--- design/flow/run.sh ---
#!/bin/bash
# the make line also repeats each setting of config.mk as NAME=value (left out here)
make -C /OpenROAD-flow-scripts/flow DESIGN_CONFIG=/design/flow/config.mk WORK_HOME=/design/flow/orfs CLKGATE_MAP_FILE= finish
--- design/flow/constraint.sdc ---
create_clock -name core_clock -period 13.1 [get_ports {clk}]
set_input_delay 2.6200 -clock core_clock [delete_from_list [all_inputs] [get_ports {clk}]]
set_output_delay 2.6200 -clock core_clock [all_outputs]
set_load 0.01 [all_outputs]
--- design/flow/design.v ---
`timescale 1ns / 1ns
module hexDecoder(input [3:0]binIn, output [6:0]HEX);
	wire [0:3]c = binIn;
	assign HEX[0] = ((~c[0] & ~c[1] & ~c[2] & c[3]) | (~c[0] & c[1] & ~c[2] & ~c[3]) | (c[0] & ~c[1] & c[2] & c[3]) | (c[0] & c[1] & ~c[2] & c[3]));
	assign HEX[1] = ((~c[0] & c[1] & ~c[2] & c[3]) | (~c[0] & c[1] & c[2] & ~c[3]) | (c[0] & ~c[1] & c[2] & c[3]) | (c[0] & c[1] & ~c[2] & ~c[3])| (c[0] & c[1] & c[2] & ~c[3]) | (c[0] & c[1] & c[2] & c[3]));
	assign HEX[2] = ((~c[0] & ~c[1] & c[2] & ~c[3]) | (c[0] & c[1] & ~c[2] & ~c[3]) | (c[0] & c[1] & c[2] & ~c[3]) | (c[0] & c[1] & c[2] & c[3]));
	assign HEX[3] = ((~c[0] & ~c[1] & ~c[2] & c[3]) | (~c[0] & c[1] & ~c[2] & ~c[3]) | (~c[0] & c[1] & c[2] & c[3]) | (c[0] & ~c[1] & ~c[2] & c[3])| (c[0] & ~c[1] & c[2] & ~c[3]) | (c[0] & c[1] & c[2] & c[3]));
	assign HEX[4] = ((~c[0] & ~c[1] & ~c[2] & c[3]) | (~c[0] & ~c[1] & c[2] & c[3]) | (~c[0] & c[1] & ~c[2] & ~c[3]) | (~c[0] & c[1] & ~c[2] & c[3])| (~c[0] & c[1] & c[2] & c[3]) | (c[0] & ~c[1] & ~c[2] & c[3]));
	assign HEX[5] = ((~c[0] & ~c[1] & ~c[2] & c[3]) | (~c[0] & ~c[1] & c[2] & ~c[3]) | (~c[0] & ~c[1] & c[2] & c[3]) | (~c[0] & c[1] & c[2] & c[3])| (c[0] & c[1] & ~c[2] & c[3]));
	assign HEX[6] = ((~c[0] & ~c[1] & ~c[2] & ~c[3]) | (~c[0] & ~c[1] & ~c[2] & c[3]) | (~c[0] & c[1] & c[2] & c[3]) | (c[0] & c[1] & ~c[2] & ~c[3]));
endmodule
module binaryToBCD(
    binaryIn,
	Millions,
	HundredThousands,
	TenThousands,
	Thousands,
	Hundreds,
	Tens,
	Ones
    );
    input [39:0] binaryIn;
    output reg[3:0] Ones;
	output reg[3:0] Tens;
	output reg[3:0] Hundreds;
	output reg[3:0] Thousands;
	output reg[3:0] TenThousands;
	output reg[3:0] HundredThousands;
	output reg[3:0] Millions;
    integer i;   
     always @(binaryIn)
        begin
			Millions= 4'd0;
			HundredThousands= 4'd0;
			TenThousands= 4'd0;
			Thousands= 4'd0;
			Hundreds= 4'd0;
			Tens= 4'd0;
			Ones= 4'd0;
            for (i = 21; i >=0; i = i-1)  
            begin
				if(Millions>=5)
					Millions = Millions +3;
				if(HundredThousands>=5)
					HundredThousands = HundredThousands +3;
				if(TenThousands>=5)
					TenThousands = TenThousands +3;
				if(Thousands>=5)
					Thousands = Thousands +3;
				if(Hundreds>=5)
					Hundreds = Hundreds +3;
				if(Tens>=5)
					Tens = Tens +3;
				if(Ones>=5)
					Ones = Ones +3;
				Millions = Millions<<1;
				Millions[0] = HundredThousands[3];
				HundredThousands = HundredThousands<<1;
				HundredThousands[0] = TenThousands[3];
				TenThousands = TenThousands<<1;
				TenThousands[0] = Thousands[3];
				Thousands = Thousands<<1;
				Thousands[0] = Hundreds[3];
				Hundreds = Hundreds<<1;
				Hundreds[0] = Tens[3];
				Tens = Tens<<1;
				Tens[0] = Ones[3];
				Ones = Ones<<1;
				Ones[0] = binaryIn[i];
            end
        end     
endmodule
`timescale 1ns / 1ns
module prevData(clock, reset, received_data_en, received_data, prev_data);
	input clock, reset, received_data_en;
	input [7:0]received_data;
	output reg [7:0] prev_data;
	reg [7:0] current_data;
	always@(posedge clock)begin
		if(reset)begin
			prev_data <= 0;
			current_data <= 0;
		end
		else if(received_data_en)begin
			prev_data <= current_data;
			current_data <= received_data;
		end
		else
			prev_data <= 0;
	end
endmodule
`timescale 1ns / 1ns
module logicController(clock, reset, received_data, received_data_en, click, buy, one, two, three, four, five, six, seven, eight, selection, upgradeClick);
	input clock, reset, received_data_en;
	input [7:0]received_data;
	output reg click, buy, one, two, three, four, five, six, seven, eight, selection, upgradeClick;
	localparam IDLE = 0, CLICK = 1, BUY = 2, ONE = 3, TWO = 4, THREE = 5, FOUR = 6, FIVE = 7, SIX = 8, SEVEN = 9, EIGHT = 10, UPGRADECLICK = 11;
	reg [4:0] currentState;
	reg [4:0] nextState;
	always@(*)begin
		case(currentState)
			IDLE:	begin
						if(received_data_en)begin
							if(received_data == 'h29)
								nextState = CLICK;
							else if(received_data == 'h5A)
								nextState = BUY;
							else if(received_data == 'h16)
								nextState = ONE;
							else if(received_data == 'h1E)
								nextState = TWO;
							else if(received_data == 'h26)
								nextState = THREE;
							else if(received_data == 'h25)
								nextState = FOUR;
							else if(received_data == 'h2E)
								nextState = FIVE;
							else if(received_data == 'h36)
								nextState = SIX;
							else if(received_data == 'h3D)
								nextState = SEVEN;
							else if(received_data == 'h3E)
								nextState = EIGHT;
							else if(received_data == 'h21)
								nextState = UPGRADECLICK;
							else
								nextState = IDLE;
						end
						else
							nextState = IDLE;
					end		
			CLICK: nextState = IDLE;
			BUY: nextState = IDLE;
			ONE: nextState = IDLE;
			TWO: nextState = IDLE;
			THREE: nextState = IDLE;
			FOUR: nextState = IDLE;
			FIVE: nextState = IDLE;
			SIX: nextState = IDLE;
			SEVEN: nextState = IDLE;
			EIGHT: nextState = IDLE;
			UPGRADECLICK: nextState = IDLE;
			default: nextState = IDLE;
		endcase
	end
	always@(*)begin
		click = 0;
		buy = 0; 
		one = 0; 
		two = 0; 
		three = 0; 
		four = 0; 
		five = 0; 
		six = 0; 
		seven = 0; 
		eight = 0;
		selection = 0;
		upgradeClick = 0;
		case(currentState)
			CLICK: click = 1;
			BUY: buy = 1;
			ONE:	begin
						one = 1;
						selection = 1;
					end
			TWO:	begin
						two = 1;
						selection = 1;
					end
			THREE:begin
						three = 1;
						selection = 1;
					end
			FOUR:	begin
						four = 1;
						selection = 1;
					end
			FIVE: begin
						five = 1;
						selection = 1;
					end
			SIX:	begin
						six = 1;
						selection = 1;
					end
			SEVEN:begin 
						seven = 1;
						selection = 1;
					end
			EIGHT:begin 
						eight = 1;
						selection = 1;
					end
			UPGRADECLICK: upgradeClick = 1;
			default: begin
				click = 0;
				buy = 0; 
				one = 0; 
				two = 0; 
				three = 0; 
				four = 0; 
				five = 0; 
				six = 0; 
				seven = 0; 
				eight = 0;
				selection = 0;
				upgradeClick = 0;
			end
		endcase
	end
	always@(posedge clock)begin
		if(reset)
			currentState <= IDLE;
		else
			currentState <= nextState;
	end
endmodule
`timescale 1ns / 1ns
module logicDatapath(clock, reset, pulse, money, prev_data, selectedAsset, click, buy, upgradeClick, one, two, three, four, five, six, seven, eight);
	input clock, reset, pulse, click, buy, upgradeClick, one, two, three, four, five, six, seven, eight;
	input[7:0] prev_data;
	output reg [39:0] money;
	localparam ONE = 0, TWO = 1, THREE = 2, FOUR = 3, FIVE = 4, SIX = 5, SEVEN = 6, EIGHT = 7, BREAK = 'hF0;
	output reg [7:0] selectedAsset;
	reg[29:0] rate; 
	reg[29:0] clickRate;
	reg[29:0] clickRateCost;
	reg[23:0] assetCost[7:0];
	reg[23:0] assetRates[7:0];
	wire enoughMoney = (money>= assetCost[selectedAsset]);
	wire enoughMoneyClick = (money >= clickRateCost);
	always@(*)begin
			assetCost[ONE] = 10;
			assetCost[TWO] = 40;
			assetCost[THREE] = 250;
			assetCost[FOUR] = 2000;
			assetCost[FIVE] = 10000;
			assetCost[SIX] = 100000;
			assetCost[SEVEN] = 1000000;
			assetCost[EIGHT] = 10000000;
			assetRates[ONE] = 1;
			assetRates[TWO] = 5;
			assetRates[THREE] = 15;
			assetRates[FOUR] = 60;
			assetRates[FIVE] = 800;
			assetRates[SIX] = 10000;
			assetRates[SEVEN] = 50000;
			assetRates[EIGHT] = 500000;
	end
	always@(posedge clock)begin
		if(reset)
			selectedAsset <= ONE;
		else if(prev_data == BREAK)
			selectedAsset <= selectedAsset;
		else if(one)
			selectedAsset <= ONE;
		else if(two)
			selectedAsset <= TWO;
		else if(three)
			selectedAsset <= THREE;
		else if(four)
			selectedAsset <= FOUR;
		else if(five)
			selectedAsset <= FIVE;
		else if(six)
			selectedAsset <= SIX;
		else if(seven)
			selectedAsset <= SEVEN;
		else if(eight)
			selectedAsset <= EIGHT;
		else 
			selectedAsset <= selectedAsset;
	end
	always@(posedge clock)begin
		if(reset)
			money <= 10;
		else if(prev_data == BREAK)
			money <= money;
		else if(click)
			money <= money + clickRate;
		else if(buy && enoughMoney)
			money <= money - assetCost[selectedAsset];
		else if(upgradeClick && enoughMoneyClick)
			money <= money - clickRateCost;
		else if(pulse)
			money <= money + rate;
		else
			money <= money;
	end
	always@(posedge clock)begin
		if(reset)
			rate <= 0;
		else if(prev_data == BREAK)
			rate <= rate;
		else if(buy && enoughMoney)
			rate <= rate + assetRates[selectedAsset];
		else
			rate <= rate;
	end
	always@(posedge clock)begin
		if(reset)begin
			clickRate <= 1;
			clickRateCost <= 10;
		end
		else if(prev_data == BREAK)begin
			clickRate <= clickRate;
			clickRateCost <= clickRateCost;
		end
		else if(upgradeClick && enoughMoneyClick)begin
			clickRate <= clickRate * 2;
			clickRateCost <= clickRateCost * 2;
		end
		else begin 
			clickRate <= clickRate;
			clickRateCost <= clickRateCost;
		end
	end
endmodule
`timescale 1ns / 1ns
module money_clicker(clk, rst, key_data, key_valid, tick, money, asset, HEX0, HEX1, HEX2, HEX3, HEX4, HEX5);
	input clk;
	input rst;
	input [7:0] key_data;
	input key_valid;
	input tick;
	output [39:0] money;
	output [7:0] asset;
	output [6:0] HEX0, HEX1, HEX2, HEX3, HEX4, HEX5;
	wire [3:0] Millions;
	wire [3:0] HundredThousands;
	wire [3:0] TenThousands;
	wire [3:0] Thousands;
	wire [3:0] Hundreds;
	wire [3:0] Tens;
	wire [3:0] Ones;
	wire click, buy, upgradeClick, one, two, three, four, five, six, seven, eight;
	wire [7:0] prev_data;
	wire selection;
	binaryToBCD convert (money[39:0], Millions[3:0], HundredThousands[3:0], TenThousands[3:0], Thousands[3:0], Hundreds[3:0], Tens[3:0], Ones[3:0]);
	hexDecoder H0(Ones[3:0], HEX0);
	hexDecoder H1(Tens[3:0], HEX1);
	hexDecoder H2(Hundreds[3:0], HEX2);
	hexDecoder H3(Thousands[3:0], HEX3);
	hexDecoder H4(TenThousands[3:0], HEX4);
	hexDecoder H5(HundredThousands[3:0], HEX5);
	prevData prev(clk, rst, key_valid, key_data, prev_data);
	logicController control(clk, rst, key_data, key_valid, click, buy, one, two, three, four, five, six, seven, eight, selection, upgradeClick);
	logicDatapath datapath(clk, rst, tick, money, prev_data, asset, click, buy, upgradeClick, one, two, three, four, five, six, seven, eight);
endmodule
--- design/flow/config.mk ---
export PLATFORM = sky130hd
export DESIGN_NAME = money_clicker
export DESIGN_NICKNAME = money_clicker
export VERILOG_FILES = /design/flow/design.v
export SDC_FILE = /design/flow/constraint.sdc
export NUM_CORES = 4
export LEC_CHECK = 0
export CAP_MARGIN = 25
export CORE_ASPECT_RATIO = 1.63
export CORE_MARGIN = 2
export CORE_UTILIZATION = 65
export CTS_CLUSTER_DIAMETER = 338
export CTS_CLUSTER_SIZE = 78
export GPL_ROUTABILITY_DRIVEN = 1
export MAX_ROUTING_LAYER = met5
export MIN_ROUTING_LAYER = met1
export SETUP_SLACK_MARGIN = -1.26
export SLEW_MARGIN = 20
==> results of run 1 <==
[what timing repair did]
action,CTS
hold endpoints to repair,0
resized,350
setup buffers,115
setup endpoints to repair,42
pin swaps,107
gates cloned,2
[layer usage]
layer / global-route usage (%) / overflow
met1: 72.7 / 0
met5: 46.8 / 0
met4: 73.4 / 2
met2: 93.4 / 0
met3: 65.4 / 0
[per-stage QoR]
| step | instance area [um^2] |
|---|---|
| 4_1_cts | 34900 |
| 2_1_floorplan | 25700 |
| 3_5_place_dp | 32400 |
| 3_3_place_gp | 32400 |
==> flow_metrics.env, run 1 <==
# source this file to load flow results
export IMPL_stop_stage="global routing (5_1_grt)"
export IMPL_clk_path_buf_depth=2
export IMPL_yosysTopAreaCell="dfxtp_1"
export IMPL_topCellsByArea="dfxtp_1, ha_1, a21oi_1, nand2_1, nor2_1"
export IMPL_clock_sinks=150
export IMPL_synth_top_cell_by_count="nand2_1"
export IMPL_dp_cells=4767
export IMPL_synthDistinctLibCells=140
export IMPL_fa_ha_area_share_pct=9.57
export IMPL_synth_edff_count=0
export IMPL_io_buffers=96
export IMPL_grt_overflow_total=2
export IMPL_ys_seq_share_pct=12.2
export IMPL_cts_root_buf="clkbuf_16"
export IMPL_synth_area_um2=24600
export IMPL_synth_logic_top_family="AND-OR/OR-AND gates"
export IMPL_yosys_area_um2=24600
export IMPL_cts_htree_levels=4
export IMPL_flop_cell="dfxtp_1"
export IMPL_die_w_um=156
export IMPL_ctsHoldBuffers=0
export IMPL_ys_flops=150
export IMPL_pre_cts_slack_ns=-5.53
export IMPL_status="stopped before the end"
export IMPL_syn_area_per_cell_um2=6.88
export IMPL_ys_sh_simple_pct=25.7
export IMPL_ys_warn_count=6
export IMPL_synth_xor_area_share_pct=4.95
export IMPL_yosysCellCount=3572
export IMPL_rows=91
export IMPL_die_area_um2=39400
export IMPL_ys_sh_aoi_pct=37.2
export IMPL_synthArstFlopShare_pct=0
export IMPL_error="[ERROR GRT-0116] Global routing finished with congestion. Check the congestion regions in the DRC Viewer."
export IMPL_top_cells_by_count="nand2_1, nor2_1, a21oi_1, o21ai_0, inv_1"
export IMPL_cts_made_buffers=17
export IMPL_core_um2=37600
export IMPL_hpwl_mm=66.2
export IMPL_mux_area_share_pct=3.62
export IMPL_synthCells=3572
export IMPL_die_h_um=252
export IMPL_grt_usage_pct=76.5
export IMPL_initCoreUtil_pct=65.4
export IMPL_gp_congestion=1.02
export IMPL_pin_count=102
export IMPL_synth_top_cell_area_share_pct=12.2
==> inputs of run 2 (changes only) <==
- ABC_AREA: default -> 1
- CAP_MARGIN: 25 -> 35
- CORE_MARGIN: 2 -> 3
- CORE_UTILIZATION: 65 -> 24
- CTS_CLUSTER_DIAMETER: 338 -> default
- GPL_TIMING_DRIVEN: default -> 1
- MAX_ROUTING_LAYER: met5 -> met4
- MIN_ROUTING_LAYER: met1 -> met2
- PLACE_DENSITY_LB_ADDON: default -> 0.22
- SETUP_SLACK_MARGIN: -1.26 -> 1.11
- clock period: 13.1 -> 13.3 ns (I/O delays scaled with it)
==> run 2 against run 1 <==
The layout now fails its checks (negative setup slack). Synthesized area fell by 15%. Die size rose by 130%. Synthesized cell count fell by 5.0%.
==> flow_metrics.env, run 2 <==
# implementation run metrics
export IMPL_tightest_slew_ns=0.818
export IMPL_finalWorstPathRequiredPeriod_ns=14.66
export IMPL_synth_top_cell_area_share_pct=14.4
export IMPL_cp_num_buf_inv=28
export IMPL_drc=0
export IMPL_cts_made_buffers=25
export IMPL_cp_end_kind="primary output"
export IMPL_routed_wl_mm=74.2
export IMPL_finalNonFillerCells=5275
export IMPL_topCellsByArea="dfxtp_1, nand2_1, ha_1, inv_1, a21oi_1"
export IMPL_avgViaCountPerCell=6.50
export IMPL_ys_sh_simple_pct=39.8
export IMPL_io_buffers=96
export IMPL_ys_sh_aoi_pct=19.5
export IMPL_crit_arrival_ns=12.00
export IMPL_ctsHoldBuffers=0
export IMPL_clk_path_buf_depth=3
export IMPL_die_area_um2=90300
export IMPL_startpoint="datapath.money[20]"
export IMPL_ys_seq_share_pct=14.4
export IMPL_grt_pass1_wl_mm=117
export IMPL_synthArstFlopShare_pct=0
export IMPL_setup_viol=42
export IMPL_top_cells_by_count="nand2_1, inv_1, a21oi_1, nand3_1, o21ai_0"
export IMPL_cp_num_cells=116
export IMPL_slew_headroom_pct=45.0
export IMPL_yosysTopAreaCell="dfxtp_1"
export IMPL_fin_crit_sh_pct=110
export IMPL_seqCellArea_um2=3010
export IMPL_grt_overflow_total=0
export IMPL_cp_slowest_stage_delay_ns=0.35
export IMPL_comb_area_um2=19400
export IMPL_crit_top_cell="nand2_2"
export IMPL_timing_fmax_mhz=68.2
export IMPL_rr_endpoint="datapath.money[39]"
export IMPL_wl_per_cell_um=14.1
export IMPL_warnings=33
export IMPL_ff2ff_path_depth=39
export IMPL_initCoreUtil_pct=24.3
export IMPL_clkLatencyLatePin_ns=0.52
export IMPL_synth_top_cell_by_count="nand2_1"
export IMPL_via_count=34300
export IMPL_worst_hold_startpoint="prev.current_data[7]"
export IMPL_mux_area_share_pct=0
export IMPL_yosys_area_um2=20800
export IMPL_grt_pass1_vias=34800
export IMPL_synth_logic_top_family="simple AND/OR/NAND/NOR gates"
export IMPL_die_h_um=382
export IMPL_ant_nets=0
export IMPL_syn_to_final_growth_pct=58.4
export IMPL_crit_slowest_cell="dfxtp_4"
export IMPL_antenna_found_initial=0
export IMPL_reg2reg_from="datapath.money[1]"
export IMPL_flop_cell="dfxtp_1"
export IMPL_grt_max_degree=70
export IMPL_fill_cells=9060
export IMPL_path_clk_slew_ns=0.07
export IMPL_fin_nets=4351
export IMPL_rrSetupSlack_ns=4.46
export IMPL_synth_xor_area_share_pct=5.28
export IMPL_endpoint="HEX5[3]"
export IMPL_synth_area_um2=20800
export IMPL_critPathMaxFanout=8
export IMPL_synthCells=3392
export IMPL_die_w_um=237
export IMPL_layout_setup_ws_ns=-1.36
export IMPL_yosysCellCount=3392
export IMPL_start_kind="register"
export IMPL_worstSetupPathType="register to primary output"
export IMPL_gp_congestion=1.00
export IMPL_cp_top_family="simple AND/OR/NAND/NOR gates"
export IMPL_clock_sinks=150
export IMPL_ys_flops=150
export IMPL_status="finished with violations"
export IMPL_cts_root_buf="clkbuf_16"
export IMPL_rows=137
export IMPL_synthDistinctLibCells=64
export IMPL_cts_htree_levels=4
export IMPL_cap_violations=0
export IMPL_core_um2=85700
export IMPL_dp_cells=5026
export IMPL_min_delay_path_class="register to register"
export IMPL_drt_iter0_drc=5053
export IMPL_syn_area_per_cell_um2=6.13
export IMPL_crit_required_ns=10.64
export IMPL_so_violations="negative setup slack"
export IMPL_ys_warn_count=6
export IMPL_whs_path_depth=2
export IMPL_fin_hold_ws_ns=0.425
export IMPL_fa_ha_area_share_pct=11.2
export IMPL_worstHoldEndpoint="prev.prev_data[7]"
export IMPL_rsz0062_at_grt="yes"
export IMPL_tritoncts="done"
export IMPL_synth_edff_count=0
export IMPL_firstDrtPassIters=6
export IMPL_pin_count=102
export IMPL_grt_usage_pct=24.6
export IMPL_slew_viol_final=0
export IMPL_hpwl_mm=54.4
export IMPL_clock_skew_ns=0.0257
export IMPL_hold_violations=0
[run 2: timing repair]
| item | CTS | global route |
|---|---|---|
| endpoints found under the setup margin | 42 | 42 |
| buffers inserted | 170 | 44 |
| resized | 620 | 342 |
| pin swaps | 285 | 241 |
[run 2: layout make-up]
| class | count | area share (%) |
|---|---|---|
| Inverter | 470 | 5.70 |
| Clock buffer | 29 | 2.07 |
| Antenna cell | 2 | 0.0152 |
| Tap cell | 1112 | 4.23 |
| Clock inverter | 3 | 0.122 |
| Multi-Input combinational cell | 2707 | 58.9 |
| Timing Repair Buffer | 802 | 19.9 |
| Sequential cell | 150 | 9.14 |
[run 2: routing by layer]
layer | part of all wire, % | global-route usage (%) | wire length, um | vias to the layer above
li1 | - | - | - | 12800
met1 | 0 | - | 0 | 12800
met2 | 62 | 34.0 | 45700 | 8016
met3 | 30 | 25.3 | 21900 | 712
met4 | 8.8 | 4.18 | 6550 | 0
met5 | 0 | - | 0 | -
[run 2: per-stage QoR]
stage / worst slack, ns / utilization, % / TNS, ns / instance area [um^2]
6_report: -1.36 / 38.4 / -40.33 / 32900
3_5_place_dp: -1.62 / 32.0 / -53.99 / 27400
2_1_floorplan: -0.760 / - / -18.95 / 21600
4_1_cts: -1.18 / 36.3 / -33.63 / 31100
3_3_place_gp: -1.48 / 32.0 / -47.92 / 27400
5_1_grt: -2.30 / 38.4 / -75.27 / 32900
==> inputs of run 3 (changes only) <==
- ABC_AREA: 1 -> default
- CAP_MARGIN: 35 -> 25
- CORE_MARGIN: 3 -> 2
- CORE_UTILIZATION: 24 -> 72
- GPL_TIMING_DRIVEN: 1 -> default
- MAX_ROUTING_LAYER: met4 -> met5
- MIN_ROUTING_LAYER: met2 -> met1
- PLACE_DENSITY_LB_ADDON: 0.22 -> default
- SETUP_SLACK_MARGIN: 1.11 -> -1.62
- clock period: 13.3 -> 15.6 ns (I/O delays scaled with it)
==> run 3 against run 2 <==
The run now fails in clock tree synthesis (4_1_cts). Die size down 61%. Synthesized area up 18%. Synthesized cell count up 5.3%.
==> flow_metrics.env, run 3 <==
# source this file to load flow results
export IMPL_status="stopped before the end"
export IMPL_stop_stage="clock tree synthesis (4_1_cts)"
export IMPL_error="[ERROR DPL-0038] Utilization greater than 100%, impossible to legalize"
export IMPL_yosysTopAreaCell="dfxtp_1"
export IMPL_yosysCellCount=3572
export IMPL_synthCells=3572
export IMPL_synth_top_cell_by_count="nand2_1"
export IMPL_mux_area_share_pct=3.62
export IMPL_gp_congestion=1.05
export IMPL_flop_cell="dfxtp_1"
export IMPL_synth_top_cell_area_share_pct=12.2
export IMPL_io_buffers=96
export IMPL_synth_edff_count=0
export IMPL_synthDistinctLibCells=140
export IMPL_fa_ha_area_share_pct=9.57
export IMPL_initCoreUtil_pct=73.0
export IMPL_rows=86
export IMPL_ys_warn_count=6
export IMPL_core_um2=33700
export IMPL_topCellsByArea="dfxtp_1, ha_1, a21oi_1, nand2_1, nor2_1"
export IMPL_synthArstFlopShare_pct=0
export IMPL_pin_count=102
export IMPL_hpwl_mm=74.2
export IMPL_ys_flops=150
export IMPL_synth_xor_area_share_pct=4.95
export IMPL_ys_sh_aoi_pct=37.2
export IMPL_die_area_um2=35700
export IMPL_dp_cells=4641
export IMPL_top_cells_by_count="nand2_1, nor2_1, a21oi_1, o21ai_0, inv_1"
export IMPL_ys_sh_simple_pct=25.7
export IMPL_ys_seq_share_pct=12.2
export IMPL_syn_area_per_cell_um2=6.88
export IMPL_yosys_area_um2=24600
export IMPL_synth_area_um2=24600
export IMPL_die_h_um=240
export IMPL_synth_logic_top_family="AND-OR/OR-AND gates"
export IMPL_die_w_um=149
run 3: per-stage QoR:
stage / setup WS (ns) / util, % / instance area, um^2 / hold WS (ns)
2_1_floorplan: -2.88 / - / 25700 / 0.429
3_3_place_gp: -2.41 / 93.8 / 31600 / 0.438
3_5_place_dp: -3.87 / 93.8 / 31600 / 0.442
==> inputs of run 4 (changes only) <==
- ABC_AREA: default -> 1
- CAP_MARGIN: 25 -> 20
- CORE_ASPECT_RATIO: 1.63 -> 0.5
- CORE_UTILIZATION: 72 -> 62
- CTS_CLUSTER_DIAMETER: default -> 358
- CTS_CLUSTER_SIZE: 78 -> 96
- GPL_ROUTABILITY_DRIVEN: 1 -> default
- MAX_ROUTING_LAYER: met5 -> default
- MIN_ROUTING_LAYER: met1 -> default
- PLACE_DENSITY: default -> 0.42
- SETUP_SLACK_MARGIN: -1.62 -> default
- clock period: 15.6 -> 13.3 ns (I/O delays scaled with it)
==> run 4 against run 3 <==
Die size decreased by 1.6%. Synthesized cell count decreased by 5.0%. Synthesized area decreased by 15%. The flow stops in global routing (5_1_grt).
==> flow_metrics.env, run 4 <==
# source this file to load flow results
export IMPL_status="stopped before the end"
export IMPL_stop_stage="global routing (5_1_grt)"
export IMPL_error="[ERROR GRT-0232] Routing congestion too high. Check the congestion heatmap in the GUI."
export IMPL_synthCells=3392
export IMPL_fa_ha_area_share_pct=11.2
export IMPL_ys_sh_simple_pct=39.8
export IMPL_synth_edff_count=0
export IMPL_yosysTopAreaCell="dfxtp_1"
export IMPL_clk_path_buf_depth=2
export IMPL_cts_made_buffers=17
export IMPL_flop_cell="dfxtp_1"
export IMPL_die_area_um2=35100
export IMPL_hpwl_mm=44.6
export IMPL_die_w_um=263
export IMPL_ys_seq_share_pct=14.4
export IMPL_synth_top_cell_area_share_pct=14.4
export IMPL_grt_overflow_total=898
export IMPL_topCellsByArea="dfxtp_1, nand2_1, ha_1, inv_1, a21oi_1"
export IMPL_pre_cts_slack_ns=-1.49
export IMPL_syn_area_per_cell_um2=6.13
export IMPL_yosys_area_um2=20800
export IMPL_ys_warn_count=6
export IMPL_gp_congestion=0.954
export IMPL_clock_sinks=150
export IMPL_synth_top_cell_by_count="nand2_1"
export IMPL_top_cells_by_count="nand2_1, inv_1, a21oi_1, nand3_1, o21ai_0"
export IMPL_synth_xor_area_share_pct=5.28
export IMPL_ys_sh_aoi_pct=19.5
export IMPL_initCoreUtil_pct=62.9
export IMPL_rows=47
export IMPL_io_buffers=96
export IMPL_ys_flops=150
export IMPL_grt_usage_pct=93.3
export IMPL_yosysCellCount=3392
export IMPL_die_h_um=133
export IMPL_cts_htree_levels=4
export IMPL_ctsHoldBuffers=0
export IMPL_synth_logic_top_family="simple AND/OR/NAND/NOR gates"
export IMPL_synthArstFlopShare_pct=0
export IMPL_core_um2=33000
export IMPL_mux_area_share_pct=0
export IMPL_synthDistinctLibCells=64
export IMPL_synth_area_um2=20800
export IMPL_cts_root_buf="clkbuf_16"
export IMPL_pin_count=102
export IMPL_dp_cells=4280
==> run 4: layer usage <==
layer / GRT usage [%] / GRT overflow
met5: 61.1 / 12
met4: 98.4 / 294
met3: 84.0 / 53
met2: 105 / 491
met1: 90.9 / 48
==> run 4: timing repair <==
item,CTS
endpoints found under the setup margin,42
pin swaps,213
gates cloned,1
setup buffers,140
endpoints found under the hold margin,0
resized,451
==> run 4: metrics by stage <==
step | cell area [um^2] | hold slack (ns)
after floorplan | 21600 | 0.405
after global placement | 26000 | 0.410
after detailed placement | 26000 | 0.419
after CTS | 28800 | 0.432
==> inputs of run 5 (changes only) <==
- CORE_ASPECT_RATIO: 0.5 -> default
- CORE_UTILIZATION: 62 -> 72
- CTS_CLUSTER_DIAMETER: 358 -> 238
- CTS_CLUSTER_SIZE: 96 -> default
- PLACE_DENSITY: 0.42 -> 0.65
- SETUP_SLACK_MARGIN: default -> -0.94
- clock period: 13.3 -> 14.7 ns (I/O delays scaled with it)
==> run 5 against run 4 <==
The run again fails in global routing (5_1_grt). Die size fell by 14%. Synthesized area did not move. Synthesized cell count did not move.
==> flow_metrics.env, run 5 <==
# source this file to load flow results
export IMPL_topCellsByArea="dfxtp_1, nand2_1, ha_1, inv_1, a21oi_1"
export IMPL_synth_edff_count=0
export IMPL_synthArstFlopShare_pct=0
export IMPL_yosysTopAreaCell="dfxtp_1"
export IMPL_ys_sh_aoi_pct=19.5
export IMPL_hpwl_mm=47.5
export IMPL_core_um2=28500
export IMPL_error="[ERROR DPL-0038] Utilization greater than 100%, impossible to legalize"
export IMPL_ys_seq_share_pct=14.4
export IMPL_synth_top_cell_by_count="nand2_1"
export IMPL_fa_ha_area_share_pct=11.2
export IMPL_die_area_um2=30300
export IMPL_top_cells_by_count="nand2_1, inv_1, a21oi_1, nand3_1, o21ai_0"
export IMPL_synth_xor_area_share_pct=5.28
export IMPL_io_buffers=96
export IMPL_ys_flops=150
export IMPL_clock_sinks=150
export IMPL_yosysCellCount=3392
export IMPL_gp_congestion=0.978
export IMPL_yosys_area_um2=20800
export IMPL_ys_warn_count=6
export IMPL_synth_area_um2=20800
export IMPL_pin_count=102
export IMPL_initCoreUtil_pct=72.8
export IMPL_flop_cell="dfxtp_1"
export IMPL_cts_made_buffers=17
export IMPL_status="stopped before the end"
export IMPL_clk_path_buf_depth=2
export IMPL_die_w_um=174
export IMPL_syn_area_per_cell_um2=6.13
export IMPL_die_h_um=174
export IMPL_cts_root_buf="clkbuf_16"
export IMPL_synth_top_cell_area_share_pct=14.4
export IMPL_stop_stage="global routing (5_1_grt)"
export IMPL_synthCells=3392
export IMPL_rows=62
export IMPL_synth_logic_top_family="simple AND/OR/NAND/NOR gates"
export IMPL_ys_sh_simple_pct=39.8
export IMPL_mux_area_share_pct=0
export IMPL_cts_htree_levels=4
export IMPL_synthDistinctLibCells=64
run 5: metrics by stage:
stage                     setup slack, ns  cell area (um^2)  hold slack [ns]  cells
after detailed placement            -2.05             24500            0.416   4144
after floorplan                    -0.817             20800            0.405   3396
after global placement             -0.756             24500            0.411   4144
after CTS                          -0.991             25700            0.436   4202
run 5: timing repair:
item                       CTS
buffers inserted            27
gates resized              196
setup endpoints to repair   35
pin swaps                   49
hold buffers                 0
==> inputs of run 6 (changes only) <==
- ABC_AREA: 1 -> 0
- CELL_PAD_IN_SITES_DETAIL_PLACEMENT: default -> 0
- CELL_PAD_IN_SITES_GLOBAL_PLACEMENT: default -> 2
- CORE_MARGIN: 2 -> 6
- CORE_UTILIZATION: 72 -> 41
- CTS_CLUSTER_DIAMETER: 238 -> 155
- CTS_CLUSTER_SIZE: default -> 58
- MIN_ROUTING_LAYER: default -> met2
- PLACE_DENSITY: 0.65 -> default
- SETUP_SLACK_MARGIN: -0.94 -> default
- TNS_END_PERCENT: default -> 65
- clock period: 14.7 -> 14.0 ns (I/O delays scaled with it)
==> run 6 against run 5 <==
Synthesized area up 18%. Synthesized cell count up 5.3%. Die size rose by 120%. Now fails the layout checks on negative setup slack.
==> flow_metrics.env, run 6 <==
# implementation run metrics
export IMPL_status="finished with violations"
export IMPL_so_violations="negative setup slack"
export IMPL_crit_slowest_cell="or4_1"
export IMPL_fin_nets=4676
export IMPL_grt_pass1_vias=44800
export IMPL_cp_top_family="AND-OR/OR-AND gates"
export IMPL_path_clk_slew_ns=0.07
export IMPL_slew_viol_final=0
export IMPL_seqCellArea_um2=3010
export IMPL_synth_area_um2=24600
export IMPL_synthDistinctLibCells=140
export IMPL_cts_htree_levels=4
export IMPL_firstDrtPassIters=44
export IMPL_ys_sh_aoi_pct=37.2
export IMPL_fa_ha_area_share_pct=9.57
export IMPL_die_h_um=257
export IMPL_core_um2=59100
export IMPL_finalWorstPathRequiredPeriod_ns=18.32
export IMPL_start_kind="register"
export IMPL_whs_path_depth=1
export IMPL_pre_cts_slack_ns=-4.42
export IMPL_grt_pass1_wl_mm=145
export IMPL_die_area_um2=66000
export IMPL_synth_top_cell_area_share_pct=12.2
export IMPL_wl_per_cell_um=17.0
export IMPL_clkLatencyLatePin_ns=0.45
export IMPL_syn_area_per_cell_um2=6.88
export IMPL_ys_seq_share_pct=12.2
export IMPL_slew_headroom_pct=34.6
export IMPL_synth_logic_top_family="AND-OR/OR-AND gates"
export IMPL_cap_violations=0
export IMPL_via_count=42600
export IMPL_worstSetupPathType="register to primary output"
export IMPL_ctsHoldBuffers=0
export IMPL_cp_num_cells=85
export IMPL_top_cells_by_count="nand2_1, nor2_1, a21oi_1, o21ai_0, inv_1"
export IMPL_tritoncts="done"
export IMPL_finalNonFillerCells=5270
export IMPL_grt_overflow_total=0
export IMPL_grt_max_degree=74
export IMPL_crit_arrival_ns=15.52
export IMPL_timing_setup_tns_ns=-144.55
export IMPL_rows=89
export IMPL_fin_crit_sh_pct=131
export IMPL_yosysTopAreaCell="dfxtp_1"
export IMPL_io_buffers=96
export IMPL_rrSetupSlack_ns=4.57
export IMPL_gp_congestion=0.969
export IMPL_dp_cells=5095
export IMPL_synth_top_cell_by_count="nand2_1"
export IMPL_design_area_um2=35900
export IMPL_hpwl_mm=64.3
export IMPL_hold_violations=0
export IMPL_drt_iter0_drc=8780
export IMPL_crit_required_ns=11.20
export IMPL_yosysCellCount=3572
export IMPL_min_delay_path_class="register to register"
export IMPL_cp_num_buf_inv=18
export IMPL_grt_usage_pct=38.3
export IMPL_ys_flops=150
export IMPL_avgViaCountPerCell=8.08
export IMPL_die_w_um=257
export IMPL_dpl_cell_area_um2=32900
export IMPL_yosys_area_um2=24600
export IMPL_cp_slowest_stage_delay_ns=0.54
export IMPL_antenna_found_initial=0
export IMPL_utilization_pct=60.7
export IMPL_initCoreUtil_pct=41.6
export IMPL_topCellsByArea="dfxtp_1, ha_1, a21oi_1, nand2_1, nor2_1"
export IMPL_ff2ff_path_depth=36
export IMPL_ys_sh_simple_pct=25.7
export IMPL_clk_path_buf_depth=2
export IMPL_fill_cells=5366
export IMPL_cts_root_buf="clkbuf_16"
export IMPL_rr_endpoint="datapath.money[34]"
export IMPL_syn_to_final_growth_pct=46.1
export IMPL_warnings=35
export IMPL_ys_warn_count=6
export IMPL_drc=0
export IMPL_reg2reg_from="datapath.money[3]"
export IMPL_cp_end_kind="primary output"
export IMPL_synth_xor_area_share_pct=4.95
export IMPL_flop_cell="dfxtp_1"
export IMPL_synthCells=3572
export IMPL_clock_sinks=150
export IMPL_layout_setup_ws_ns=-4.32
export IMPL_crit_top_cell="ha_4"
export IMPL_rsz0062_at_grt="yes"
export IMPL_routed_wl_mm=89.7
export IMPL_setup_viol=42
export IMPL_critPathMaxFanout=5
export IMPL_pin_count=102
export IMPL_worstHoldEndpoint="prev.prev_data[2]"
export IMPL_comb_area_um2=22200
export IMPL_mux_area_share_pct=3.62
export IMPL_tightest_slew_ns=0.957
export IMPL_ant_nets=0
export IMPL_clock_skew_ns=0.0104
export IMPL_synthArstFlopShare_pct=0
export IMPL_startpoint="datapath.money[19]"
export IMPL_timing_fmax_mhz=54.6
export IMPL_cts_made_buffers=17
export IMPL_endpoint="HEX5[4]"
export IMPL_synth_edff_count=0
export IMPL_worst_hold_startpoint="prev.current_data[2]"
==> run 6: cell type report <==
cell class / instances / share of cell area, %
Multi-Input combinational cell: 3016 / 61.8
Antenna cell: 3 / 0.0209
Inverter: 247 / 2.65
Sequential cell: 150 / 8.38
Tap cell: 773 / 2.69
Clock buffer: 20 / 1.27
Clock inverter: 12 / 0.460
Timing Repair Buffer: 1049 / 22.7
==> run 6: layer usage <==
layer  GRT usage [%]  wire length [um]  vias up
met4            8.05              9180       12
li1                -                 -    14900
met2            47.6             46300    11200
met5            9.38               274        -
met1               -                 0    14900
met3            49.5             34000     1493
==> run 6: per-stage QoR <==
step                hold slack [ns]
floorplan                     0.429
global route                  0.484
finish                        0.460
CTS                           0.463
detailed placement            0.445
global placement              0.440
==> run 6: repair_timing <==
item / 4_1_cts / 5_1_grt
setup buffers: 111 / 29
setup endpoints to repair: 42 / 42
pin swaps: 142 / 86
gates cloned: 3 / 0
resized: 373 / 102
==> inputs of run 7 (changes only) <==
- ABC_AREA: 0 -> default
- CELL_PAD_IN_SITES_DETAIL_PLACEMENT: 0 -> 2
- CELL_PAD_IN_SITES_GLOBAL_PLACEMENT: 2 -> 1
- CORE_ASPECT_RATIO: default -> 0.94
- CORE_MARGIN: 6 -> 3
- CORE_UTILIZATION: 41 -> 72
- CTS_CLUSTER_DIAMETER: 155 -> 145
- CTS_CLUSTER_SIZE: 58 -> 63
- GPL_ROUTABILITY_DRIVEN: default -> 0
- MAX_ROUTING_LAYER: default -> met5
- MIN_ROUTING_LAYER: met2 -> default
- PLACE_DENSITY_LB_ADDON: default -> 0.01
- SETUP_SLACK_MARGIN: default -> 5.0
- SLEW_MARGIN: 20 -> 5
- TNS_END_PERCENT: 65 -> default
- clock period: 14.0 -> 29.9 ns (I/O delays scaled with it)
==> run 7 against run 6 <==
The run now fails in global placement without I/O (3_1_place_gp_skip_io). Synthesized area stayed put. Synthesized cell count stayed put. Die size fell by 45%.
==> flow_metrics.env, run 7 <==
# source this file to load flow results
export IMPL_synth_edff_count=0
export IMPL_synth_logic_top_family="AND-OR/OR-AND gates"
export IMPL_fa_ha_area_share_pct=9.57
export IMPL_top_cells_by_count="nand2_1, nor2_1, a21oi_1, o21ai_0, inv_1"
export IMPL_stop_stage="global placement without I/O (3_1_place_gp_skip_io)"
export IMPL_ys_sh_simple_pct=25.7
export IMPL_syn_area_per_cell_um2=6.88
export IMPL_core_um2=33100
export IMPL_initCoreUtil_pct=74.3
export IMPL_mux_area_share_pct=3.62
export IMPL_synth_area_um2=24600
export IMPL_synth_xor_area_share_pct=4.95
export IMPL_synth_top_cell_area_share_pct=12.2
export IMPL_error="[ERROR FLW-0024] Place density exceeds 1.0 (current PLACE_DENSITY_LB_ADDON =  0.01). Please check if the value of  PLACE_DENSITY_LB_ADDON is between 0 and 0.99."
export IMPL_synthArstFlopShare_pct=0
export IMPL_synth_top_cell_by_count="nand2_1"
export IMPL_die_area_um2=36400
export IMPL_yosysCellCount=3572
export IMPL_die_w_um=197
export IMPL_topCellsByArea="dfxtp_1, ha_1, a21oi_1, nand2_1, nor2_1"
export IMPL_yosys_area_um2=24600
export IMPL_status="stopped before the end"
export IMPL_synthDistinctLibCells=140
export IMPL_ys_seq_share_pct=12.2
export IMPL_rows=64
export IMPL_ys_flops=150
export IMPL_ys_sh_aoi_pct=37.2
export IMPL_synthCells=3572
export IMPL_yosysTopAreaCell="dfxtp_1"
export IMPL_die_h_um=185
export IMPL_ys_warn_count=6
export IMPL_flop_cell="dfxtp_1"
==> inputs of run 8 (changes only) <==
- CELL_PAD_IN_SITES_DETAIL_PLACEMENT: 2 -> default
- CELL_PAD_IN_SITES_GLOBAL_PLACEMENT: 1 -> default
- CORE_ASPECT_RATIO: 0.94 -> default
- CORE_MARGIN: 3 -> 7
- CORE_UTILIZATION: 72 -> 40
- CTS_CLUSTER_DIAMETER: 145 -> default
- CTS_CLUSTER_SIZE: 63 -> default
- MAX_ROUTING_LAYER: met5 -> default
- PLACE_DENSITY_LB_ADDON: 0.01 -> default
- SETUP_SLACK_MARGIN: 5.0 -> 3.12
- SLEW_MARGIN: 5 -> 40
- TNS_END_PERCENT: default -> 55
- clock period: 29.9 -> 25.0 ns (I/O delays scaled with it)
==> run 8 against run 7 <==
The run now finishes clean. Synthesized cell count unchanged. Die size rose by 88%. Synthesized area stayed put.
==> flow_metrics.env, run 8 <==
# implementation run metrics
export IMPL_clock_sinks=150
export IMPL_ys_warn_count=6
export IMPL_io_buffers=96
export IMPL_ctsHoldBuffers=0
export IMPL_yosysCellCount=3572
export IMPL_cp_slowest_stage_delay_ns=0.45
export IMPL_finalWorstPathRequiredPeriod_ns=21.46
export IMPL_startpoint="datapath.money[20]"
export IMPL_worst_hold_startpoint="prev.current_data[2]"
export IMPL_ys_flops=150
export IMPL_clock_skew_ns=0.00875
export IMPL_timing_fmax_mhz=46.6
export IMPL_slew_headroom_pct=27.1
export IMPL_wl_met1_mm=34.5
export IMPL_dpl_cell_area_um2=26100
export IMPL_grt_usage_pct=19.7
export IMPL_synthCells=3572
export IMPL_synth_logic_top_family="AND-OR/OR-AND gates"
export IMPL_grt_max_degree=84
export IMPL_die_area_um2=68600
export IMPL_crit_slowest_cell="or4_4"
export IMPL_fin_crit_sh_pct=85.8
export IMPL_syn_to_final_growth_pct=20.7
export IMPL_fin_nets=3924
export IMPL_timing_setup_tns_ns=0
export IMPL_rrSetupSlack_ns=16.32
export IMPL_drc=0
export IMPL_wl_met2_mm=34.7
export IMPL_crit_required_ns=20.00
export IMPL_synthArstFlopShare_pct=0
export IMPL_mux_area_share_pct=3.62
export IMPL_endpoint="HEX4[3]"
export IMPL_drt_iter0_drc=2079
export IMPL_clkLatencyLatePin_ns=0.46
export IMPL_cts_htree_levels=4
export IMPL_cts_made_buffers=17
export IMPL_syn_area_per_cell_um2=6.88
export IMPL_hold_violations=0
export IMPL_synth_edff_count=0
export IMPL_routed_top_layer="met4"
export IMPL_topCellsByArea="dfxtp_1, ha_1, a21oi_1, nand2_1, nor2_1"
export IMPL_routed_wl_met3_mm=2.59
export IMPL_antennaDiodeCount=0
export IMPL_clk_path_buf_depth=2
export IMPL_firstDrtPassIters=5
export IMPL_status="finished clean"
export IMPL_cp_top_family="AND-OR/OR-AND gates"
export IMPL_fa_ha_area_share_pct=9.57
export IMPL_path_clk_slew_ns=0.07
export IMPL_grt_pass1_vias=24400
export IMPL_cp_num_buf_inv=21
export IMPL_fill_cells=6136
export IMPL_routed_wl_mm=73.0
export IMPL_synth_top_cell_by_count="nand2_1"
export IMPL_warnings=32
export IMPL_tritoncts="done"
export IMPL_cp_end_kind="primary output"
export IMPL_avgViaCountPerCell=5.94
export IMPL_pin_count=102
export IMPL_top_cells_by_count="nand2_1, nor2_1, a21oi_1, o21ai_0, inv_1"
export IMPL_utilization_pct=49.0
export IMPL_crit_arrival_ns=16.46
export IMPL_reg2reg_from="datapath.money[3]"
export IMPL_cp_num_cells=92
export IMPL_hpwl_mm=50.6
export IMPL_grt_overflow_total=0
export IMPL_initCoreUtil_pct=40.6
export IMPL_synth_area_um2=24600
export IMPL_tightest_slew_ns=1.08
export IMPL_via_count=26900
export IMPL_design_area_um2=29700
export IMPL_wl_per_cell_um=16.1
export IMPL_flop_cell="dfxtp_1"
export IMPL_ys_seq_share_pct=12.2
export IMPL_worstSetupPathType="register to primary output"
export IMPL_die_w_um=262
export IMPL_synth_xor_area_share_pct=4.95
export IMPL_worstHoldEndpoint="prev.prev_data[2]"
export IMPL_slew_viol_final=0
export IMPL_ant_nets=0
export IMPL_setup_viol=0
export IMPL_whs_path_depth=1
export IMPL_critPathMaxFanout=9
export IMPL_core_um2=60600
export IMPL_synth_top_cell_area_share_pct=12.2
export IMPL_yosys_area_um2=24600
export IMPL_rsz0062_at_grt="yes"
export IMPL_rr_endpoint="datapath.money[34]"
export IMPL_layout_setup_ws_ns=3.54
export IMPL_synthDistinctLibCells=140
export IMPL_pre_cts_slack_ns=0.458
export IMPL_yosysTopAreaCell="dfxtp_1"
export IMPL_min_delay_path_class="register to register"
export IMPL_antenna_found_initial=0
export IMPL_cap_violations=0
export IMPL_ys_sh_aoi_pct=37.2
export IMPL_ff2ff_path_depth=36
export IMPL_rows=90
export IMPL_die_h_um=262
export IMPL_cts_root_buf="clkbuf_16"
export IMPL_crit_top_cell="ha_4"
export IMPL_ys_sh_simple_pct=25.7
export IMPL_start_kind="register"
export IMPL_grt_pass1_wl_mm=118
run 8: final cells by class:
type	instances	area [um^2]	area share, %
Clock buffer	17	425	1.43
Clock inverter	15	170	0.574
Inverter	247	953	3.21
Multi-Input combinational cell	3016	21600	73.0
Sequential cell	150	3010	10.1
Tap cell	782	978	3.30
Timing Repair Buffer	297	2480	8.36
run 8: stage by stage:
stage               std cells  hold WS [ns]
floorplan                3576         0.429
global placement         4319         0.440
detailed placement       4319         0.441
CTS                      4404         0.457
global route             4524         0.490
finish                   4524         0.461
run 8: metal layers:
layer | vias to the layer above | track usage [%]
li1 | 13600 | -
met5 | - | 0
met4 | 0 | 4.35
met3 | 85 | 2.26
met1 | 12600 | 26.5
met2 | 590 | 33.8
run 8: timing repair:
item / 4_1_cts / 5_1_grt
setup buffers: 52 / 118
pin swaps: 41 / 106
resized: 143 / 254
setup endpoints to repair: 35 / 35
cloned: 1 / 1
==> inputs of run 9 (changes only) <==
- CORE_MARGIN: 7 -> 2
- CORE_UTILIZATION: 40 -> 50
- GPL_ROUTABILITY_DRIVEN: 0 -> default
- SETUP_SLACK_MARGIN: 3.12 -> 3.98
- SLEW_MARGIN: 40 -> 20
- TNS_END_PERCENT: 55 -> default
- clock period: 25.0 -> 14.6 ns (I/O delays scaled with it)
==> run 9 against run 8 <==
The layout now fails its checks (negative setup slack). Flip-flop count stayed put. Utilization is 27 points higher. First-iteration DRC count down 5.3%. Register-to-register slack got worse by 11 ns. Clock skew is 0.0076 ns higher. Final area rose by 24%. Global-route usage up 12 points. Critical path type unchanged. Critical endpoint is now HEX5[4]. Highest routed layer unchanged.
==> flow_metrics.env, run 9 <==
# implementation run metrics
export IMPL_dp_cells=4968
export IMPL_worstSetupPathType="register to primary output"
export IMPL_timing_fmax_mhz=54.6
export IMPL_tightest_slew_ns=0.979
export IMPL_rsz0062_at_grt="yes"
export IMPL_fin_nets=4716
export IMPL_drt_iter0_drc=1969
export IMPL_ys_sh_aoi_pct=37.2
export IMPL_whs_path_depth=1
export IMPL_rows=81
export IMPL_clk_path_buf_depth=2
export IMPL_reg2reg_from="datapath.money[2]"
export IMPL_finalWorstPathRequiredPeriod_ns=18.30
export IMPL_timing_setup_tns_ns=-114.86
export IMPL_core_um2=48700
export IMPL_hold_violations=0
export IMPL_synth_xor_area_share_pct=4.95
export IMPL_synthDistinctLibCells=140
export IMPL_cp_end_kind="primary output"
export IMPL_start_kind="register"
export IMPL_cp_top_family="AND-OR/OR-AND gates"
export IMPL_routed_wl_mm=87.9
export IMPL_crit_top_cell="ha_4"
export IMPL_fin_crit_sh_pct=125
export IMPL_synth_top_cell_area_share_pct=12.2
export IMPL_grt_max_degree=83
export IMPL_syn_area_per_cell_um2=6.88
export IMPL_yosysCellCount=3572
export IMPL_die_w_um=226
export IMPL_flop_cell="dfxtp_1"
export IMPL_mux_area_share_pct=3.62
export IMPL_synth_logic_top_family="AND-OR/OR-AND gates"
export IMPL_critPathMaxFanout=6
export IMPL_grt_usage_pct=32.1
export IMPL_via_count=31100
export IMPL_clock_skew_ns=0.0163
export IMPL_fill_cells=3659
export IMPL_synth_top_cell_by_count="nand2_1"
export IMPL_fa_ha_area_share_pct=9.57
export IMPL_pin_count=102
export IMPL_yosysTopAreaCell="dfxtp_1"
export IMPL_wl_per_cell_um=16.9
export IMPL_ff2ff_path_depth=37
export IMPL_ant_nets=0
export IMPL_finalNonFillerCells=5197
export IMPL_slew_viol_final=0
export IMPL_grt_overflow_total=0
export IMPL_ys_seq_share_pct=12.2
export IMPL_die_h_um=226
export IMPL_yosys_area_um2=24600
export IMPL_startpoint="datapath.money[20]"
export IMPL_cts_made_buffers=17
export IMPL_crit_arrival_ns=15.38
export IMPL_rr_endpoint="datapath.money[39]"
export IMPL_antenna_found_initial=0
export IMPL_initCoreUtil_pct=50.4
export IMPL_ys_warn_count=6
export IMPL_utilization_pct=75.5
export IMPL_min_delay_path_class="register to register"
export IMPL_warnings=35
export IMPL_ys_flops=150
export IMPL_endpoint="HEX5[4]"
export IMPL_topCellsByArea="dfxtp_1, ha_1, a21oi_1, nand2_1, nor2_1"
export IMPL_status="finished with violations"
export IMPL_setup_viol=42
export IMPL_top_cells_by_count="nand2_1, nor2_1, a21oi_1, o21ai_0, inv_1"
export IMPL_avgViaCountPerCell=5.98
export IMPL_layout_setup_ws_ns=-3.70
export IMPL_worst_hold_startpoint="prev.current_data[7]"
export IMPL_tritoncts="done"
export IMPL_worstHoldEndpoint="prev.prev_data[7]"
export IMPL_die_area_um2=50900
export IMPL_hpwl_mm=61.1
export IMPL_crit_required_ns=11.68
export IMPL_io_buffers=96
export IMPL_syn_to_final_growth_pct=49.9
export IMPL_firstDrtPassIters=5
export IMPL_path_clk_slew_ns=0.06
export IMPL_cts_root_buf="clkbuf_16"
export IMPL_synthCells=3572
export IMPL_ctsHoldBuffers=0
export IMPL_clock_sinks=150
export IMPL_gp_congestion=0.913
export IMPL_synth_edff_count=0
export IMPL_cts_htree_levels=4
export IMPL_synthArstFlopShare_pct=0
export IMPL_synth_area_um2=24600
export IMPL_grt_pass1_vias=30300
export IMPL_antennaDiodeCount=0
export IMPL_cap_violations=0
export IMPL_drc=0
export IMPL_cp_num_cells=83
export IMPL_rrSetupSlack_ns=5.53
export IMPL_clkLatencyLatePin_ns=0.46
export IMPL_crit_slowest_cell="or4_4"
export IMPL_so_violations="negative setup slack"
export IMPL_grt_pass1_wl_mm=140
export IMPL_slew_headroom_pct=34.6
export IMPL_cp_slowest_stage_delay_ns=0.42
export IMPL_ys_sh_simple_pct=25.7
export IMPL_cp_num_buf_inv=13
-- run 9: final cells by class --
| class | count | area, um^2 | share of cell area, % |
|---|---|---|---|
| timing repair buffer | 1089 | 8570 | 23.3 |
| multi-input combinational | 3016 | 22800 | 62.0 |
| clock buffer | 17 | 425 | 1.16 |
| tap | 664 | 831 | 2.26 |
| sequential | 150 | 3010 | 8.17 |
| inverter | 247 | 948 | 2.58 |
| clock inverter | 14 | 206 | 0.561 |
-- run 9: timing repair --
item | in CTS | in global routing
setup endpoints to repair | 42 | 42
gates resized | 371 | 259
pin swaps | 112 | 119
gates cloned | 2 | 2
endpoints found under the hold margin | 0 | 0
buffers inserted | 136 | 58
-- run 9: per-layer routing --
| metal | GRT usage (%) | wire length [um] | part of all wire, % |
|---|---|---|---|
| met2 | 59.0 | 44300 | 50 |
| met3 | 2.58 | 3640 | 4.1 |
| met4 | 11.6 | 2540 | 2.9 |
| met1 | 38.9 | 37500 | 43 |
| met5 | 0 | 0 | 0 |
-- run 9: stage by stage --
stage	hold slack, ns	setup slack [ns]	cell area [um^2]
after CTS	0.462	-3.20	35400
after global placement	0.447	-3.26	32800
final	0.467	-3.70	36800
after detailed placement	0.451	-3.97	32800
after floorplan	0.429	-3.67	25800
after global routing	0.477	-4.47	36800
==> inputs of run 10 (changes only) <==
- CAP_MARGIN: 20 -> 25
- CORE_ASPECT_RATIO: default -> 1.63
- CORE_UTILIZATION: 50 -> 63
- CTS_CLUSTER_SIZE: default -> 78
- GPL_ROUTABILITY_DRIVEN: default -> 1
- MAX_ROUTING_LAYER: default -> met5
- MIN_ROUTING_LAYER: default -> met1
- PLACE_DENSITY_LB_ADDON: default -> 0.03
- SETUP_SLACK_MARGIN: 3.98 -> 1.11
- SLEW_MARGIN: 20 -> 40
- clock period: 14.6 -> 20.1 ns (I/O delays scaled with it)
==> run 10 against run 9 <==
The flow now stops in global routing (5_1_grt). Die size fell by 20%. Synthesized area did not move. Synthesized cell count did not move.
==> flow_metrics.env, run 10 <==
# source this file to load flow results
export IMPL_yosysCellCount=3572
export IMPL_top_cells_by_count="nand2_1, nor2_1, a21oi_1, o21ai_0, inv_1"
export IMPL_die_h_um=256
export IMPL_synth_top_cell_by_count="nand2_1"
export IMPL_clk_path_buf_depth=2
export IMPL_synthArstFlopShare_pct=0
export IMPL_rows=92
export IMPL_ys_seq_share_pct=12.2
export IMPL_clock_sinks=150
export IMPL_io_buffers=96
export IMPL_synthDistinctLibCells=140
export IMPL_die_area_um2=40600
export IMPL_yosysTopAreaCell="dfxtp_1"
export IMPL_cts_htree_levels=4
export IMPL_ys_flops=150
export IMPL_die_w_um=159
export IMPL_initCoreUtil_pct=63.7
export IMPL_pin_count=102
export IMPL_synth_xor_area_share_pct=4.95
export IMPL_synth_edff_count=0
export IMPL_fa_ha_area_share_pct=9.57
export IMPL_status="stopped before the end"
export IMPL_dpl_cell_area_um2=26900
export IMPL_topCellsByArea="dfxtp_1, ha_1, a21oi_1, nand2_1, nor2_1"
export IMPL_synth_top_cell_area_share_pct=12.2
export IMPL_ctsHoldBuffers=0
export IMPL_core_um2=38600
export IMPL_synthCells=3572
export IMPL_flop_cell="dfxtp_1"
export IMPL_cts_made_buffers=17
export IMPL_error="[ERROR GRT-0232] Routing congestion too high. Check the congestion heatmap in the GUI."
export IMPL_ys_sh_simple_pct=25.7
export IMPL_ys_sh_aoi_pct=37.2
export IMPL_ys_warn_count=6
export IMPL_stop_stage="global routing (5_1_grt)"
export IMPL_synth_logic_top_family="AND-OR/OR-AND gates"
export IMPL_mux_area_share_pct=3.62
export IMPL_grt_usage_pct=76.2
export IMPL_grt_overflow_total=10
export IMPL_hpwl_mm=57.6
export IMPL_synth_area_um2=24600
export IMPL_syn_area_per_cell_um2=6.88
export IMPL_cts_root_buf="clkbuf_16"
export IMPL_gp_congestion=0.961
export IMPL_yosys_area_um2=24600
==> run 10: routing by layer <==
| layer | global-route usage (%) | overflow |
|---|---|---|
| met5 | 53.8 | 1 |
| met4 | 66.2 | 1 |
| met3 | 67.4 | 3 |
| met2 | 89.2 | 4 |
| met1 | 76.3 | 1 |
==> run 10: timing repair <==
action | in CTS
pin swaps | 154
gates cloned | 4
setup endpoints to repair | 35
buffers inserted | 202
resized | 335
==> run 10: stage by stage <==
step	worst slack, ns	instances	utilization, %
after floorplan	0.691	3576	-
after global placement	-0.204	4113	69.8
after detailed placement	-1.08	4115	69.8
after CTS	0.633	4353	78.3
==> inputs of run 11 (changes only) <==
- ABC_AREA: default -> 0
- CAP_MARGIN: 25 -> 20
- CORE_ASPECT_RATIO: 1.63 -> default
- CORE_UTILIZATION: 63 -> 72
- CTS_CLUSTER_SIZE: 78 -> 98
- GPL_ROUTABILITY_DRIVEN: 1 -> default
- MAX_ROUTING_LAYER: met5 -> default
- MIN_ROUTING_LAYER: met1 -> default
- PLACE_DENSITY_LB_ADDON: 0.03 -> default
- SETUP_SLACK_MARGIN: 1.11 -> default
- SLEW_MARGIN: 40 -> 20
- TNS_END_PERCENT: default -> 5
- clock period: 20.1 -> 11.4 ns (I/O delays scaled with it)
==> run 11 against run 10 <==
The flow stops in clock tree synthesis (4_1_cts). Synthesized area is the same. Die size shrank 12%. Synthesized cell count is the same.
==> flow_metrics.env, run 11 <==
# source this file to load flow results
export IMPL_status="stopped before the end"
export IMPL_stop_stage="clock tree synthesis (4_1_cts)"
export IMPL_error="[ERROR DPL-0038] Utilization greater than 100%, impossible to legalize"
export IMPL_ys_sh_aoi_pct=37.2
export IMPL_ys_sh_simple_pct=25.7
export IMPL_die_h_um=189
export IMPL_initCoreUtil_pct=73.3
export IMPL_ys_seq_share_pct=12.2
export IMPL_io_buffers=96
export IMPL_yosys_area_um2=24600
export IMPL_synthDistinctLibCells=140
export IMPL_syn_area_per_cell_um2=6.88
export IMPL_mux_area_share_pct=3.62
export IMPL_dpl_cell_area_um2=31700
export IMPL_die_w_um=189
export IMPL_yosysTopAreaCell="dfxtp_1"
export IMPL_synth_xor_area_share_pct=4.95
export IMPL_topCellsByArea="dfxtp_1, ha_1, a21oi_1, nand2_1, nor2_1"
export IMPL_ys_warn_count=6
export IMPL_synth_top_cell_by_count="nand2_1"
export IMPL_die_area_um2=35600
export IMPL_rows=67
export IMPL_pin_count=102
export IMPL_synth_top_cell_area_share_pct=12.2
export IMPL_gp_congestion=1.02
export IMPL_hpwl_mm=73.6
export IMPL_synthArstFlopShare_pct=0
export IMPL_synth_area_um2=24600
export IMPL_dp_cells=4716
export IMPL_ys_flops=150
export IMPL_yosysCellCount=3572
export IMPL_core_um2=33500
export IMPL_synth_edff_count=0
export IMPL_top_cells_by_count="nand2_1, nor2_1, a21oi_1, o21ai_0, inv_1"
export IMPL_synth_logic_top_family="AND-OR/OR-AND gates"
export IMPL_fa_ha_area_share_pct=9.57
export IMPL_synthCells=3572
export IMPL_flop_cell="dfxtp_1"
run 11: stage by stage:
stage | util [%] | setup slack [ns]
after detailed placement | 94.4 | -7.10
after global placement | 94.4 | -5.74
after floorplan | - | -6.27
==> inputs of run 12 (changes only) <==
- ABC_AREA: 0 -> 1
- CTS_CLUSTER_DIAMETER: default -> 209
- CTS_CLUSTER_SIZE: 98 -> default
- TNS_END_PERCENT: 5 -> default
- clock period: 11.4 -> 18.5 ns (I/O delays scaled with it)
==> run 12 against run 11 <==
Now clean on timing, DRC and antenna. Die size fell by 15%. Synthesized cell count fell by 5.0%. Synthesized area fell by 15%.
==> flow_metrics.env, run 12 <==
# implementation run metrics
export IMPL_status="finished clean"
export IMPL_drt_iter0_drc=1893
export IMPL_die_area_um2=30300
export IMPL_yosys_area_um2=20800
export IMPL_slew_headroom_pct=28.9
export IMPL_die_w_um=174
export IMPL_gp_congestion=0.975
export IMPL_avgViaCountPerCell=6.06
export IMPL_ctsHoldBuffers=0
export IMPL_syn_area_per_cell_um2=6.13
export IMPL_fin_nets=3672
export IMPL_tritoncts="done"
export IMPL_finalWorstPathRequiredPeriod_ns=17.89
export IMPL_antenna_found_initial=0
export IMPL_critPathMaxFanout=5
export IMPL_endpoint="HEX5[0]"
export IMPL_utilization_pct=81.7
export IMPL_timing_setup_tns_ns=0
export IMPL_synth_xor_area_share_pct=5.28
export IMPL_antennaDiodeCount=0
export IMPL_wl_per_cell_um=15.5
export IMPL_fin_hold_ws_ns=0.428
export IMPL_via_count=23500
export IMPL_cap_violations=0
export IMPL_clock_skew_ns=0.0100
export IMPL_clk_path_buf_depth=2
export IMPL_hold_violations=0
export IMPL_clkLatencyLatePin_ns=0.45
export IMPL_synthCells=3392
export IMPL_syn_to_final_growth_pct=12.1
export IMPL_cp_end_kind="primary output"
export IMPL_setup_viol=0
export IMPL_pre_cts_slack_ns=-0.268
export IMPL_slew_viol_final=0
export IMPL_rrSetupSlack_ns=10.42
export IMPL_crit_slowest_cell="dfxtp_4"
export IMPL_worst_hold_startpoint="prev.current_data[1]"
export IMPL_synth_area_um2=20800
export IMPL_firstDrtPassIters=6
export IMPL_ys_sh_simple_pct=39.8
export IMPL_cts_root_buf="clkbuf_16"
export IMPL_grt_pass1_vias=22100
export IMPL_seqCellArea_um2=3010
export IMPL_fa_ha_area_share_pct=11.2
export IMPL_synth_edff_count=0
export IMPL_timing_fmax_mhz=55.9
export IMPL_cp_slowest_stage_delay_ns=0.36
export IMPL_grt_pass1_wl_mm=96.8
export IMPL_synthDistinctLibCells=64
export IMPL_ff2ff_path_depth=38
export IMPL_clock_sinks=150
export IMPL_path_clk_slew_ns=0.07
export IMPL_startpoint="datapath.money[19]"
export IMPL_core_um2=28500
export IMPL_reg2reg_from="datapath.money[1]"
export IMPL_ant_nets=0
export IMPL_hpwl_mm=43.2
export IMPL_layout_setup_ws_ns=0.613
export IMPL_fin_crit_sh_pct=96.7
export IMPL_die_h_um=174
export IMPL_rr_endpoint="datapath.money[0]"
export IMPL_whs_path_depth=2
export IMPL_ys_warn_count=6
export IMPL_yosysTopAreaCell="dfxtp_1"
export IMPL_cp_num_cells=118
export IMPL_routed_wl_mm=60.2
export IMPL_cts_htree_levels=4
export IMPL_crit_required_ns=14.80
export IMPL_worstSetupPathType="register to primary output"
export IMPL_crit_top_cell="nand2_1"
export IMPL_synthArstFlopShare_pct=0
export IMPL_start_kind="register"
export IMPL_grt_max_degree=112
export IMPL_min_delay_path_class="register to register"
export IMPL_grt_overflow_total=0
export IMPL_ys_sh_aoi_pct=19.5
export IMPL_cts_made_buffers=17
export IMPL_synth_top_cell_area_share_pct=14.4
export IMPL_comb_area_um2=16200
export IMPL_top_cells_by_count="nand2_1, inv_1, a21oi_1, nand3_1, o21ai_0"
export IMPL_initCoreUtil_pct=72.8
export IMPL_pin_count=102
export IMPL_ys_flops=150
export IMPL_flop_cell="dfxtp_1"
export IMPL_fill_cells=2051
export IMPL_rows=62
export IMPL_cp_top_family="simple AND/OR/NAND/NOR gates"
export IMPL_cp_num_buf_inv=23
## run 12: timing repair
item | CTS | global route
cloned | 0 | 1
hold endpoints to repair | 0 | 0
pin swaps | 1 | 27
setup buffers | 0 | 21
setup endpoints to repair | 21 | 35
resized | 11 | 139
## run 12: routing by layer
metal / vias up / share of wire [%] / GRT usage (%)
li1: 11500 / - / -
met5: - / 0 / 0
met1: 10800 / 41 / 44.2
met2: 958 / 48 / 67.0
met4: 0 / 3.4 / 14.8
met3: 206 / 7.0 / 5.66
## run 12: layout make-up
type                            instances  area share (%)
Multi-Input combinational cell       2708            69.4
Sequential cell                       150            12.9
Inverter                              470            7.60
Timing Repair Buffer                  130            5.50
Tap cell                              384            2.06
Clock buffer                           19            1.94
Clock inverter                         13           0.580
## run 12: through the flow
stage,area [um^2],std cells
4_1_cts,22700,3852
3_3_place_gp,22100,3820
6_report,23300,3874
2_1_floorplan,20800,3396
3_5_place_dp,22100,3820
5_1_grt,23300,3874
